==> flow/design.v (excerpt) <==
module sample_dsp(
	input         clk_20M,
	input         rst_n,
	input         WR,
	input         RD,
	input         CS0,
	input  [7:0]  DSP_Add,
	input  [15:0] DSP_Data_in,
	output [15:0] DSP_Data_out,
	output        DSP_Data_oe,
	input  [6:0]  chAn,
	input  [6:0]  chBn,
	input  [15:0] data_in,
	input         busy0,
	output [3:0]  LED,
	output        cs0_n,
	output        cs1_n,
	output        convst,
	output        enc_rst
);
==> flow/config.mk <==
export PLATFORM = sky130hd
export DESIGN_NAME = sample_dsp
export DESIGN_NICKNAME = sample_dsp
export VERILOG_FILES = /design/flow/design.v
export SDC_FILE = /design/flow/constraint.sdc
export NUM_CORES = 4
export LEC_CHECK = 0
export ABC_AREA = 1
export CAP_MARGIN = 20
export CORE_ASPECT_RATIO = 0.5
export CORE_MARGIN = 2
export CORE_UTILIZATION = 72
export CTS_CLUSTER_DIAMETER = 399
export CTS_CLUSTER_SIZE = 100
export HOLD_SLACK_MARGIN = 0.29
export PLACE_DENSITY = 0.39
export SETUP_SLACK_MARGIN = 0.67
export SLEW_MARGIN = 20
==> flow/constraint.sdc <==
create_clock -name core_clock -period 2.26 [get_ports {clk_20M}]
set_input_delay 0.4520 -clock core_clock [delete_from_list [all_inputs] [get_ports {clk_20M}]]
set_output_delay 0.4520 -clock core_clock [all_outputs]
set_load 0.01 [all_outputs]
run.sh (not shown) runs the stock make flow with config.mk's settings and CLKGATE_MAP_FILE=.
The baseline did not get past global routing.
Edit:
- ABC_AREA: 1 -> default
- CORE_ASPECT_RATIO: 0.5 -> default
- CORE_UTILIZATION: 72 -> 60
- CTS_CLUSTER_DIAMETER: 399 -> default
- CTS_CLUSTER_SIZE: 100 -> default
- HOLD_SLACK_MARGIN: 0.29 -> default
- PLACE_DENSITY: 0.39 -> default
- SETUP_SLACK_MARGIN: 0.67 -> default
- clock period: 2.26 -> 2.36 ns (I/O delays scaled with it)
Now the flow reached the layout checks and failed them: setup timing.
Synthesized area shrinks by a few percent.
Die size grows by about a fifth.
Synthesized cell count shrinks by a quarter to a third.
Edit:
- CELL_PAD_IN_SITES_DETAIL_PLACEMENT: default -> 2
- CORE_UTILIZATION: 60 -> 21
- GPL_ROUTABILITY_DRIVEN: default -> 0
- GPL_TIMING_DRIVEN: default -> 0
- SETUP_SLACK_MARGIN: default -> 0.12
- clock period: 2.36 -> 5.87 ns (I/O delays scaled with it)
Outcome: With this change the flow passed the timing, DRC and antenna checks. Die size grows to 2.8 times its value. Global-route usage shrinks by 18 points. Power shrinks by 57%. Non-clock buffer count shrinks by 464. Wire length grows by 42%. Final cell count grows by 19%. Register-to-register slack gains 1.5 ns. Via count grows by 2.0%.

* * *

Setup of onyx:
Starting RTL as in the previous note.
// sample_dsp
module sample_dsp(
	input         clk_20M,
	input         rst_n,
	input         WR,
	input         RD,
	input         CS0,
	input  [7:0]  DSP_Add,
	input  [15:0] DSP_Data_in,
	output [15:0] DSP_Data_out,
	output        DSP_Data_oe,
	input  [6:0]  chAn,
	input  [6:0]  chBn,
	input  [15:0] data_in,
	input         busy0,
	output [3:0]  LED,
	output        cs0_n,
	output        cs1_n,
	output        convst,
	output        enc_rst
);
	wire        clk_1M, tick_1M;
	wire        IncEncoderRd;
	wire [15:0] inc0, inc1, inc2, inc3, inc4, inc5, inc6;
	wire [15:0] abs0, abs1, abs2, abs3, abs4, abs5, abs6, abs7;
	wire [15:0] abs8, abs9, absA, absB, absC, absD, absE, absF;
	clk_1M inst45(.clk0(clk_20M), .rst_n(rst_n), .clk_1M(clk_1M), .tick(tick_1M));
	IncEncoderGroup inst(
		.clk_encoder(clk_20M), .en(tick_1M), .rst_n(rst_n), .RD(IncEncoderRd),
		.chA(~chAn), .chB(~chBn),
		.data_out0(inc0), .data_out1(inc1), .data_out2(inc2), .data_out3(inc3),
		.data_out4(inc4), .data_out5(inc5), .data_out6(inc6));
	AbsEncoder inst1(
		.clk(clk_20M), .clk_rd(IncEncoderRd), .rst_n(rst_n),
		.data_in(data_in), .cs0_n(cs0_n), .cs1_n(cs1_n), .busy0(busy0),
  ...
export LEC_CHECK = 0
export ABC_AREA = 1
export CAP_MARGIN = 10
export CELL_PAD_IN_SITES_DETAIL_PLACEMENT = 2
export CELL_PAD_IN_SITES_GLOBAL_PLACEMENT = 1
export CORE_ASPECT_RATIO = 1.82
export CORE_MARGIN = 5
export CORE_UTILIZATION = 50
export CTS_CLUSTER_SIZE = 36
export GPL_ROUTABILITY_DRIVEN = 1
export GPL_TIMING_DRIVEN = 0
export HOLD_SLACK_MARGIN = 0.26
export MAX_ROUTING_LAYER = met4
export PLACE_DENSITY_LB_ADDON = 0.11
export SLEW_MARGIN = 25
export TNS_END_PERCENT = 70
create_clock -name core_clock -period 7.88 [get_ports {clk_20M}]
Tool error DPL-0033 stopped onyx during detailed placement (3_5_place_dp); no final results.
Input-level comparison between ember and onyx:
# onyx
export LEC_CHECK = 0
export ABC_AREA = 1
export CAP_MARGIN = 10
export CELL_PAD_IN_SITES_DETAIL_PLACEMENT = 2
export CELL_PAD_IN_SITES_GLOBAL_PLACEMENT = 1
export CORE_ASPECT_RATIO = 1.82
export CORE_MARGIN = 5
export CORE_UTILIZATION = 50
export CTS_CLUSTER_SIZE = 36
export GPL_ROUTABILITY_DRIVEN = 1
export GPL_TIMING_DRIVEN = 0
export HOLD_SLACK_MARGIN = 0.26
export MAX_ROUTING_LAYER = met4
export PLACE_DENSITY_LB_ADDON = 0.11
export SLEW_MARGIN = 25
export TNS_END_PERCENT = 70
create_clock -name core_clock -period 7.88 [get_ports {clk_20M}]
# ember
export LEC_CHECK = 0
export CAP_MARGIN = 20
export CORE_MARGIN = 2
export CORE_UTILIZATION = 40
export SLEW_MARGIN = 20
create_clock -name core_clock -period 4.43 [get_ports {clk_20M}]
## What came out
[compare] base=onyx new=ember: vertical die dimension went down by 67 um; overall die width grew by 43%; total cell area reported by yosys after synthesis decreased about 2.4%. As far as number of buffers added on ports is concerned, onyx and ember perform about the same. Taking onyx as the reference, in ember proportion of synthesized area in mux cells shows an increase of 17 points, routability congestion estimate shows a reduction of about 9%. The post-synthesis instance area reported for ember is smaller than that of onyx by 2.4%. ember ends up with a xor/xnor share of the synthesized area that is 1.1 points higher than in onyx. Synthesized area per cell for ember: 3.4 sq um up relative to onyx. ember was carried through to the last stage, and its layout satisfied the timing, DRC and antenna checks. A dominant non-sequential cell family after synthesis of simple AND/OR/NAND/NOR gates is what onyx shows, while multiplexers belongs to ember.
Power is estimated from default activity; no workload was simulated.
